==> inputs of trial 3 <==
// top_cmd_uart
module top_cmd_uart #(
    parameter integer CLOCK_FREQ = 100_000_000,
    parameter integer BAUD_RATE  = 115200
)(
    input  logic       clk,
    input  logic       reset,
    input  logic       RxD,
    output logic       TxD,
    output logic [7:0] led
);
clock: 5.39 ns
lec_check: 0
cap_margin: 20
core_margin: 2
core_utilization: 61
cts_cluster_size: 41
place_density: 0.79
setup_slack_margin: -0.27
slew_margin: 20
tns_end_percent: 40
run.sh (not shown) runs the stock make flow with config.mk's settings and CLKGATE_MAP_FILE=.
==> trial 52: changes against trial 3 <==
Settings changed: CORE_UTILIZATION 61 to 67, CTS_CLUSTER_SIZE 41 to unset, PLACE_DENSITY 0.79 to unset, SETUP_SLACK_MARGIN -0.27 to unset, TNS_END_PERCENT 40 to unset.
==> flow/constraint.sdc (replaced) <==
create_clock -name core_clock -period 4.05 [get_ports {clk}]
set_input_delay 0.8100 -clock core_clock [delete_from_list [all_inputs] [get_ports {clk}]]
set_output_delay 0.8100 -clock core_clock [all_outputs]
set_load 0.01 [all_outputs]
==> trial 61: changes against trial 3 <==
Settings changed: CORE_UTILIZATION 61 to 40, CTS_CLUSTER_SIZE 41 to unset, PLACE_DENSITY 0.79 to unset, SETUP_SLACK_MARGIN -0.27 to unset, TNS_END_PERCENT 40 to unset.
==> flow/constraint.sdc (replaced) <==
create_clock -name core_clock -period 10.0 [get_ports {clk}]
set_input_delay 2.0000 -clock core_clock [delete_from_list [all_inputs] [get_ports {clk}]]
set_output_delay 2.0000 -clock core_clock [all_outputs]
set_load 0.01 [all_outputs]
==> comparison <==
- Trial 3 completed without violations. Trial 61 went through all stages and came out clean. Trial 52 finished clean.
- In synthesized cell count, trial 52 and trial 61 do not differ.
- Clock skew: trial 61 < trial 52 < trial 3.
- Sequential power, highest first: trial 52, trial 3, trial 61.
- In trial 3 the first-iteration DRC count is higher than in trial 52, by about 35%.
- Power: trial 52 > trial 3 > trial 61.
- Die size, highest first: trial 61, trial 3, trial 52.
==> figures <==
item	trial 52	trial 61	trial 3
Destination of the worst register-to-register timing path	u_pad.p2[21]	u_pad.p1[31]	u_pad.p1[15]
Worst Hold End	u_tx.ready_sync	u_tx.ready_sync	u_pad.done
Setup ws final	1.033 ns	5.996 ns	2.249 ns
Maximum level of the CTS H-tree	1	2	1
Power per standard cell area	424.6 mW/mm²	178.7 mW/mm²	316.0 mW/mm²
Arrival time at the worst endpoint	3.33 ns	4.14 ns	3.34 ns
Count of cell instances traversed by the critical path	8	4	7
Sequential share of cell area	50.98%	49.71%	51.02%
Capture point of the critical path	u_pad.p2[21]	u_pad.p1[31]	u_pad.p1[15]
Run status	finished clean	finished clean	finished clean
First-pass GRT wire length	49220 µm	49330 µm	48470 µm
Number of nets in the final layout	1422	1423	1419
Global routing met2 resource utilization	42.04%	24.96%	36.28%
Wl on met1	13550 µm	14360 µm	13750 µm

==> lagoon: inputs <==
==> flow/design.v <==
`timescale 1ns / 1ps
module Rx (
    input  logic        clk_fpga,   
    input  logic        reset,      
    input  logic        RxD,       
    output logic [7:0]  RxData,
    output logic        data_valid      
);
    parameter int clk_freq    = 100_000_000;
    parameter int baud_rate   = 115200;
    parameter int div_sample  = 4;    
    parameter int div_counter = clk_freq / (baud_rate * div_sample);
    parameter int mid_sample  = div_sample / 2;
    parameter int div_bit     = 10;   
    typedef enum logic {IDLE=0, RECEIVING=1} state_t;
    state_t state, nextstate;
    logic [3:0]  bit_counter;         
    logic [1:0]  sample_counter;      
    logic [13:0] baudrate_counter;    
    logic [9:0]  rxshift_reg;         
    logic shift;
    logic clear_bitcounter, inc_bitcounter;
    logic clear_samplecounter, inc_samplecounter;
    assign RxData = rxshift_reg[8:1];    
    always_ff @(posedge clk_fpga or posedge reset) begin
        if (reset) begin
            state            <= IDLE;
            bit_counter      <= '0;
            sample_counter   <= '0;
            baudrate_counter <= '0;
            rxshift_reg      <= '0;
            data_valid       <= 1'b0;
        end else begin
            data_valid <= 1'b0;     
            baudrate_counter <= baudrate_counter + 1;
            if (baudrate_counter >= div_counter - 1) begin
                baudrate_counter <= 0;
                state <= nextstate;
                if (shift)
                    rxshift_reg <= {RxD, rxshift_reg[9:1]};
                if (clear_samplecounter)
                    sample_counter <= 0;
                else if (inc_samplecounter)
                    sample_counter <= sample_counter + 1;
                if (clear_bitcounter)
                    bit_counter <= 0;
                else if (inc_bitcounter)
                    bit_counter <= bit_counter + 1;
                if (state == RECEIVING &&
                    bit_counter == div_bit - 1 &&
                    sample_counter == div_sample - 1) begin
                    data_valid <= 1'b1;
                end
            end
        end
    end
    always_comb begin
        shift               = 1'b0;
        clear_samplecounter = 1'b0;
        inc_samplecounter   = 1'b0;
        clear_bitcounter    = 1'b0;
        inc_bitcounter      = 1'b0;
        nextstate           = state;
        case (state)
            IDLE: begin
                if (!RxD) begin
                    nextstate           = RECEIVING;
                    clear_bitcounter    = 1'b1;
                    clear_samplecounter = 1'b1;
                end
            end
            RECEIVING: begin
                nextstate = RECEIVING;
                if (sample_counter == mid_sample - 1)
                    shift = 1'b1;
                if (sample_counter == div_sample - 1) begin
                    inc_bitcounter     = 1'b1;
                    clear_samplecounter= 1'b1;
                    if (bit_counter == div_bit - 1)
                        nextstate = IDLE;
                end else begin
                    inc_samplecounter = 1'b1;
                end
            end
            default: nextstate = IDLE;
        endcase
    end
endmodule
module Tx #(
    parameter integer CLOCK_FREQ = 100_000_000,
    parameter integer BAUD_RATE  = 115200
) (
    input  logic        clk,
    input  logic        reset,
    input  logic        ready,       
    input  logic [7:0]  tx_data,
    output logic        TxD,
    output logic        tdre         
);
    localparam integer CYCLES_PER_BIT = (CLOCK_FREQ + BAUD_RATE - 1) / BAUD_RATE;  
    localparam integer BAUD_MAX       = (CYCLES_PER_BIT > 0) ? (CYCLES_PER_BIT - 1) : 0;
    localparam integer BAUD_CNT_WIDTH = $clog2(BAUD_MAX + 1);
    typedef enum logic [1:0] {
        S_MARK,    
        S_START,   
        S_DATA,    
        S_STOP     
    } state_t;
    state_t state, next_state;
    logic [7:0] txbuff;
    logic [2:0] bit_count;
    logic [BAUD_CNT_WIDTH-1:0] baud_count;
    logic ready_sync;
    always_ff @(posedge clk or posedge reset) begin
        if (reset)
            ready_sync <= 1'b0;
        else
            ready_sync <= ready;
    end
    always_ff @(posedge clk or posedge reset) begin
        if (reset)
            state <= S_MARK;
        else
            state <= next_state;
    end
    always_comb begin
        next_state = state;
        case (state)
            S_MARK: begin
                if (ready_sync && tdre)
                    next_state = S_START;
            end
            S_START: begin
                if (baud_count == BAUD_MAX)
                    next_state = S_DATA;
            end
            S_DATA: begin
                if ((baud_count == BAUD_MAX) && (bit_count == 3'd7))
                    next_state = S_STOP;
            end
            S_STOP: begin
                if (baud_count == BAUD_MAX)
                    next_state = S_MARK;
            end
            default: next_state = S_MARK;
        endcase
    end
    always_ff @(posedge clk or posedge reset) begin
        if (reset) begin
            TxD        <= 1'b1;
            tdre       <= 1'b1;
            baud_count <= '0;
            bit_count  <= '0;
            txbuff     <= '0;
        end else begin
            case (state)
                S_MARK: begin
                    TxD        <= 1'b1;
                    baud_count <= '0;
                    bit_count  <= '0;
                    if (ready_sync && tdre) begin
                        txbuff <= tx_data;   
                        tdre   <= 1'b0;      
                    end else begin
                        tdre   <= 1'b1;      
                    end
                end
                S_START: begin
                    TxD <= 1'b0;  
                    if (baud_count == BAUD_MAX) begin
                        baud_count <= '0;
                    end else begin
                        baud_count <= baud_count + 1;
                    end
                end
                S_DATA: begin
                    TxD <= txbuff[0];  
                    if (baud_count == BAUD_MAX) begin
                        baud_count <= '0;
                        txbuff    <= {1'b0, txbuff[7:1]};
                        bit_count <= bit_count + 1;
                    end else begin
                        baud_count <= baud_count + 1;
                    end
                end
                S_STOP: begin
                    TxD <= 1'b1;  
                    if (baud_count == BAUD_MAX) begin
                        baud_count <= '0;
                        tdre       <= 1'b1;  
                    end else begin
                        baud_count <= baud_count + 1;
                    end
                end
                default: begin
                    TxD        <= 1'b1;
                    tdre       <= 1'b1;
                    baud_count <= '0;
                    bit_count  <= '0;
                end
            endcase
        end
    end
endmodule
`timescale 1ns / 1ps
module command_parser (
    input  logic clk,
    input  logic reset,
    input  logic [7:0] rx_byte,
    input  logic       rx_valid,
    input  logic       cmd_ack,
    output logic       cmd_ready,
    output logic       seq_sel,    
    output logic [7:0] n_value
);
    typedef enum logic [2:0] {
        S_WAIT_LETTER,
        S_WAIT_COMMA,
        S_WAIT_NUM1,
        S_WAIT_LF,
        S_DONE
    } pstate_t;
    pstate_t state;
    logic [7:0] tens;
    logic       got_two_digits;
    assign cmd_ready = (state == S_DONE);
    always_ff @(posedge clk or posedge reset) begin
        if (reset) begin
            state          <= S_WAIT_LETTER;
            seq_sel        <= 1'b0;
            n_value        <= 8'd0;
            tens           <= 8'd0;
            got_two_digits <= 1'b0;
        end else begin
            if (cmd_ack && state == S_DONE) begin
                state <= S_WAIT_LETTER;
            end else if (rx_valid) begin
                unique case (state)
                    S_WAIT_LETTER: begin
                        if (rx_byte == "P") begin
                            seq_sel <= 1'b0;
                            state   <= S_WAIT_COMMA;
                        end else if (rx_byte == "M") begin
                            seq_sel <= 1'b1;
                            state   <= S_WAIT_COMMA;
                        end else begin
                            state <= S_WAIT_LETTER;  
                        end
                    end
                    S_WAIT_COMMA: begin
                        if (rx_byte == ",")
                            state <= S_WAIT_NUM1;
                        else
                            state <= S_WAIT_LETTER;  
                    end
                    S_WAIT_NUM1: begin
                        if (rx_byte >= "0" && rx_byte <= "9") begin
                            tens           <= rx_byte - "0";
                            got_two_digits <= 1'b0;
                            state          <= S_WAIT_LF;
                        end else begin
                            state <= S_WAIT_LETTER;
                        end
                    end
                    S_WAIT_LF: begin
                        if (rx_byte >= "0" && rx_byte <= "9") begin
                            n_value        <= (tens * 10) + (rx_byte - "0");
                            got_two_digits <= 1'b1;
                        end else if (rx_byte == "\n" || rx_byte == 8'h0D) begin
                            if (!got_two_digits)
                                n_value <= tens;
                            state <= S_DONE;
                        end
                    end
                    S_DONE: begin
                        state <= S_DONE;
                    end
                    default: state <= S_WAIT_LETTER;
                endcase
            end
        end
    end
endmodule
`timescale 1ns / 1ps
module padovan_unit (
    input  logic        clk,
    input  logic        reset,
    input  logic        start,
    input  logic [7:0]  n,
    output logic [31:0] result,
    output logic        done
);
    typedef enum logic [1:0] {IDLE, INIT, LOOP, FINISH} state_t;
    state_t state;
    logic [31:0] p0, p1, p2;
    logic [7:0]  i;
    always_ff @(posedge clk or posedge reset) begin
        if (reset) begin
            state  <= IDLE;
            result <= 32'd0;
            done   <= 1'b0;
        end else begin
            done <= 1'b0;
            case (state)
                IDLE: begin
                    if (start)
                        state <= INIT;
                end
                INIT: begin
                    p0 <= 32'd1;
                    p1 <= 32'd1;
                    p2 <= 32'd1;
                    i  <= 8'd3;
                    if (n == 0 || n == 1 || n == 2) begin
                        result <= 32'd1;
                        state  <= FINISH;
                    end else begin
                        state <= LOOP;
                    end
                end
                LOOP: begin
                    if (i <= n) begin
                        logic [31:0] new_p;
                        new_p = p0 + p1;
                        p0 <= p1;
                        p1 <= p2;
                        p2 <= new_p;
                        i  <= i + 1;
                        if (i == n) begin
                            result <= new_p;
                            state  <= FINISH;
                        end
                    end
                end
                FINISH: begin
                    done  <= 1'b1;
                    state <= IDLE;
                end
            endcase
        end
    end
endmodule
`timescale 1ns / 1ps
module moser_unit (
    input  logic        clk,
    input  logic        reset,
    input  logic        start,
    input  logic [7:0]  n,
    output logic [31:0] result,
    output logic        done
);
    typedef enum logic [1:0] {IDLE, RUN, FINISH} state_t;
    state_t state;
    logic [7:0]  n_work;
    logic [31:0] acc;
    logic [2:0]  pos;
    always_ff @(posedge clk or posedge reset) begin
        if (reset) begin
            state  <= IDLE;
            result <= 32'd0;
            done   <= 1'b0;
        end else begin
            done <= 1'b0;
            case (state)
                IDLE: begin
                    if (start) begin
                        if (n == 0) begin
                            result <= 32'd0;
                            state  <= FINISH;
                        end else begin
                            n_work <= n;
                            acc    <= 32'd0;
                            pos    <= 3'd0;
                            state  <= RUN;
                        end
                    end
                end
                RUN: begin
                    if (n_work != 0) begin
                        acc    <= acc | ({31'd0, n_work[0]} << {pos, 1'b0});
                        pos    <= pos + 3'd1;
                        n_work <= n_work >> 1;
                    end else begin
                        result <= acc;
                        state  <= FINISH;
                    end
                end
                FINISH: begin
                    done  <= 1'b1;
                    state <= IDLE;
                end
            endcase
        end
    end
endmodule
`timescale 1ns / 1ps
module top_cmd_uart #(
    parameter integer CLOCK_FREQ = 100_000_000,
    parameter integer BAUD_RATE  = 115200
)(
    input  logic       clk,
    input  logic       reset,
    input  logic       RxD,
    output logic       TxD,
    output logic [7:0] led
);
    logic [7:0] rx_byte;
    logic       rx_valid;
    Rx #(
        .clk_freq  (CLOCK_FREQ),
        .baud_rate (BAUD_RATE)
    ) u_rx (
        .clk_fpga   (clk),
        .reset      (reset),
        .RxD        (RxD),
        .RxData     (rx_byte),
        .data_valid (rx_valid)
    );
    logic [7:0] tx_data;
    logic       tx_start;
    logic       tx_free;
    Tx #(
        .CLOCK_FREQ (CLOCK_FREQ),
        .BAUD_RATE  (BAUD_RATE)
    ) u_tx (
        .clk    (clk),
        .reset  (reset),
        .ready  (tx_start),
        .tx_data(tx_data),
        .TxD    (TxD),
        .tdre   (tx_free)
    );
    logic       cmd_ready;
    logic       seq_sel;      
    logic [7:0] n_value;
    logic       cmd_ack;
    command_parser u_parser (
        .clk      (clk),
        .reset    (reset),
        .rx_byte  (rx_byte),
        .rx_valid (rx_valid),
        .cmd_ack  (cmd_ack),
        .cmd_ready(cmd_ready),
        .seq_sel  (seq_sel),
        .n_value  (n_value)
    );
    logic        pad_start, pad_done;
    logic [31:0] pad_res;
    padovan_unit u_pad (
        .clk    (clk),
        .reset  (reset),
        .start  (pad_start),
        .n      (n_value),
        .result (pad_res),
        .done   (pad_done)
    );
    logic        mos_start, mos_done;
    logic [31:0] mos_res;
    moser_unit u_mos (
        .clk    (clk),
        .reset  (reset),
        .start  (mos_start),
        .n      (n_value),
        .result (mos_res),
        .done   (mos_done)
    );
    typedef enum logic [2:0] {
        S_WAIT_CMD,
        S_START_CALC,
        S_WAIT_CALC,
        S_SEND_B0,
        S_SEND_B1,
        S_SEND_B2,
        S_SEND_B3
    } main_state_t;
    main_state_t state;
    logic [31:0] result_reg;
    logic        tx_wait;    
    assign cmd_ack = (state == S_START_CALC);
    assign pad_start = (state == S_START_CALC) && (cmd_ready) && (seq_sel == 1'b0);
    assign mos_start = (state == S_START_CALC) && (cmd_ready) && (seq_sel == 1'b1);
    assign led = rx_byte;
    always_ff @(posedge clk or posedge reset) begin
        if (reset) begin
            state    <= S_WAIT_CMD;
            tx_data  <= 8'd0;
            tx_start <= 1'b0;
            result_reg <= 32'd0;
            tx_wait  <= 1'b0;
        end else begin
            tx_start <= 1'b0;  
            if (tx_wait && !tx_free)
                tx_wait <= 1'b0;
            case (state)
                S_WAIT_CMD: begin
                    if (cmd_ready) begin
                        state <= S_START_CALC;
                    end
                end
                S_START_CALC: begin
                    state <= S_WAIT_CALC;
                end
                S_WAIT_CALC: begin
                    if (!seq_sel && pad_done) begin
                        result_reg <= pad_res;
                        state      <= S_SEND_B0;
                    end else if (seq_sel && mos_done) begin
                        result_reg <= mos_res;
                        state      <= S_SEND_B0;
                    end
                end
                S_SEND_B0: begin
                    if (tx_free && !tx_wait) begin
                        tx_data  <= result_reg[31:24];
                        tx_start <= 1'b1;
                        tx_wait  <= 1'b1;
                        state    <= S_SEND_B1;
                    end
                end
                S_SEND_B1: begin
                    if (tx_free && !tx_wait) begin
                        tx_data  <= result_reg[23:16];
                        tx_start <= 1'b1;
                        tx_wait  <= 1'b1;
                        state    <= S_SEND_B2;
                    end
                end
                S_SEND_B2: begin
                    if (tx_free && !tx_wait) begin
                        tx_data  <= result_reg[15:8];
                        tx_start <= 1'b1;
                        tx_wait  <= 1'b1;
                        state    <= S_SEND_B3;
                    end
                end
                S_SEND_B3: begin
                    if (tx_free && !tx_wait) begin
                        tx_data  <= result_reg[7:0];
                        tx_start <= 1'b1;
                        tx_wait  <= 1'b1;
                        state    <= S_WAIT_CMD;  
                    end
                end
                default: state <= S_WAIT_CMD;
            endcase
        end
    end
endmodule
==> flow/run.sh <==
#!/bin/bash
# the make line also repeats each setting of config.mk as NAME=value (left out here)
make -C /OpenROAD-flow-scripts/flow DESIGN_CONFIG=/design/flow/config.mk WORK_HOME=/design/flow/orfs CLKGATE_MAP_FILE= finish
==> flow/config.mk <==
export PLATFORM = sky130hd
export DESIGN_NAME = top_cmd_uart
export DESIGN_NICKNAME = top_cmd_uart
export VERILOG_FILES = /design/flow/design.v
export SDC_FILE = /design/flow/constraint.sdc
export NUM_CORES = 4
export LEC_CHECK = 0
export CAP_MARGIN = 20
export CORE_MARGIN = 2
export CORE_UTILIZATION = 72
export CTS_CLUSTER_SIZE = 51
export PLACE_DENSITY_LB_ADDON = 0.0
export SLEW_MARGIN = 20
==> flow/constraint.sdc <==
create_clock -name core_clock -period 2.43 [get_ports {clk}]
set_input_delay 0.4860 -clock core_clock [delete_from_list [all_inputs] [get_ports {clk}]]
set_output_delay 0.4860 -clock core_clock [all_outputs]
set_load 0.01 [all_outputs]
==> delta: changes against lagoon <==
ABC_AREA = 1   (was default)
CORE_UTILIZATION = 71   (was 72)
CTS_CLUSTER_SIZE = default   (was 51)
PLACE_DENSITY_LB_ADDON = default   (was 0.0)
SETUP_SLACK_MARGIN = -0.22   (was default)
==> flow/constraint.sdc (replaced) <==
create_clock -name core_clock -period 2.25 [get_ports {clk}]
set_input_delay 0.4500 -clock core_clock [delete_from_list [all_inputs] [get_ports {clk}]]
set_output_delay 0.4500 -clock core_clock [all_outputs]
set_load 0.01 [all_outputs]
==> yarrow: changes against lagoon <==
CORE_UTILIZATION = 40   (was 72)
CTS_CLUSTER_SIZE = default   (was 51)
PLACE_DENSITY_LB_ADDON = default   (was 0.0)
==> flow/constraint.sdc (replaced) <==
create_clock -name core_clock -period 4.72 [get_ports {clk}]
set_input_delay 0.9440 -clock core_clock [delete_from_list [all_inputs] [get_ports {clk}]]
set_output_delay 0.9440 -clock core_clock [all_outputs]
set_load 0.01 [all_outputs]
==> sierra: changes against lagoon <==
CORE_UTILIZATION = 40   (was 72)
CTS_CLUSTER_DIAMETER = 271   (was default)
CTS_CLUSTER_SIZE = default   (was 51)
GPL_ROUTABILITY_DRIVEN = 0   (was default)
GPL_TIMING_DRIVEN = 0   (was default)
PLACE_DENSITY_LB_ADDON = default   (was 0.0)
==> flow/constraint.sdc (replaced) <==
create_clock -name core_clock -period 10.0 [get_ports {clk}]
set_input_delay 2.0000 -clock core_clock [delete_from_list [all_inputs] [get_ports {clk}]]
set_output_delay 2.0000 -clock core_clock [all_outputs]
set_load 0.01 [all_outputs]
==> results <==
| metric | delta | lagoon | yarrow | sierra |
|---|---|---|---|---|
| Result of the run | complete, but fails checks | complete, but fails checks | finished clean | finished clean |
| Reasons for failing layout checks | setup timing | setup timing | - | - |
| Comb. pwr | 1190 µW | 1280 µW | 466 µW | 248 µW |
| Area Growth Syn to Fin | 11.2% | 24.2% | 12.0% | 13.7% |
| R2r setup slk | -0.37 ns | -0.33 ns | 1.69 ns | 6.43 ns |
| Area taken by multi-input logic gates | 5990 µm² | 7050 µm² | 6030 µm² | 6010 µm² |
| Sequential power | 6040 µW | 5560 µW | 2910 µW | 1370 µW |
| Reg-to-reg critical path startpoint | u_parser.tens[1] | u_pad.p1[16] | u_parser.n_value[1] | u_pad.p1[6] |
| Met2 layer usage reported by global route | 0.489 | 0.547 | 0.258 | 0.266 |
| Cell area after placement | 16200 µm² | 15900 µm² | 15300 µm² | 15600 µm² |
| Logic depth of the worst register-to-register path | 11 | 9 | 9 | 9 |
| HPWL after detailed placement | 23500 µm | 21900 µm | 20700 µm | 22100 µm |
| Post-Synthesis Cell Area | 15600 µm² | 14700 µm² | 14700 µm² | 14700 µm² |
| Maximum resistive drop on vdd | 0.000857 V | 0.000769 V | 0.000352 V | 0.000171 V |
| Met3 capacity usage during global routing | 0.0330 | 0.0509 | 0.0258 | 0.0258 |
| Xor/xnor cell area share of the yosys netlist | 0.00842 | 0.0358 | 0.0358 | 0.0358 |
| Sequential fraction of total cell area | 0.473 | 0.450 | 0.499 | 0.491 |
| H-tree levels | 1 | 1 | 2 | 2 |
| Flop pwr share | 0.492 | 0.480 | 0.484 | 0.480 |
| Met1 layer usage reported by global route | 0.411 | 0.438 | 0.233 | 0.235 |
| First-pass detailed-route iteration total | 7 | 6 | 5 | 7 |
| Transition time of the tightest slew-check pin | 0.675 ns | 0.836 ns | 1.05 ns | 0.943 ns |
| Post-route met1 wirelength | 14800 µm | 14800 µm | 14900 µm | 14900 µm |
| All-Layer GR Usage | 0.292 | 0.327 | 0.164 | 0.166 |
| CP Capture Point | u_parser.n_value[6] | u_pad.p2[26] | u_pad.p0[25] | u_pad.p1[25] |
| Worst max-slew margin expressed relative to the limit | 0.549 | 0.442 | 0.292 | 0.367 |
| Tally of unique sky130hd cells used after synthesis | 49 | 63 | 63 | 63 |
Power and IR drop assume default switching activity.
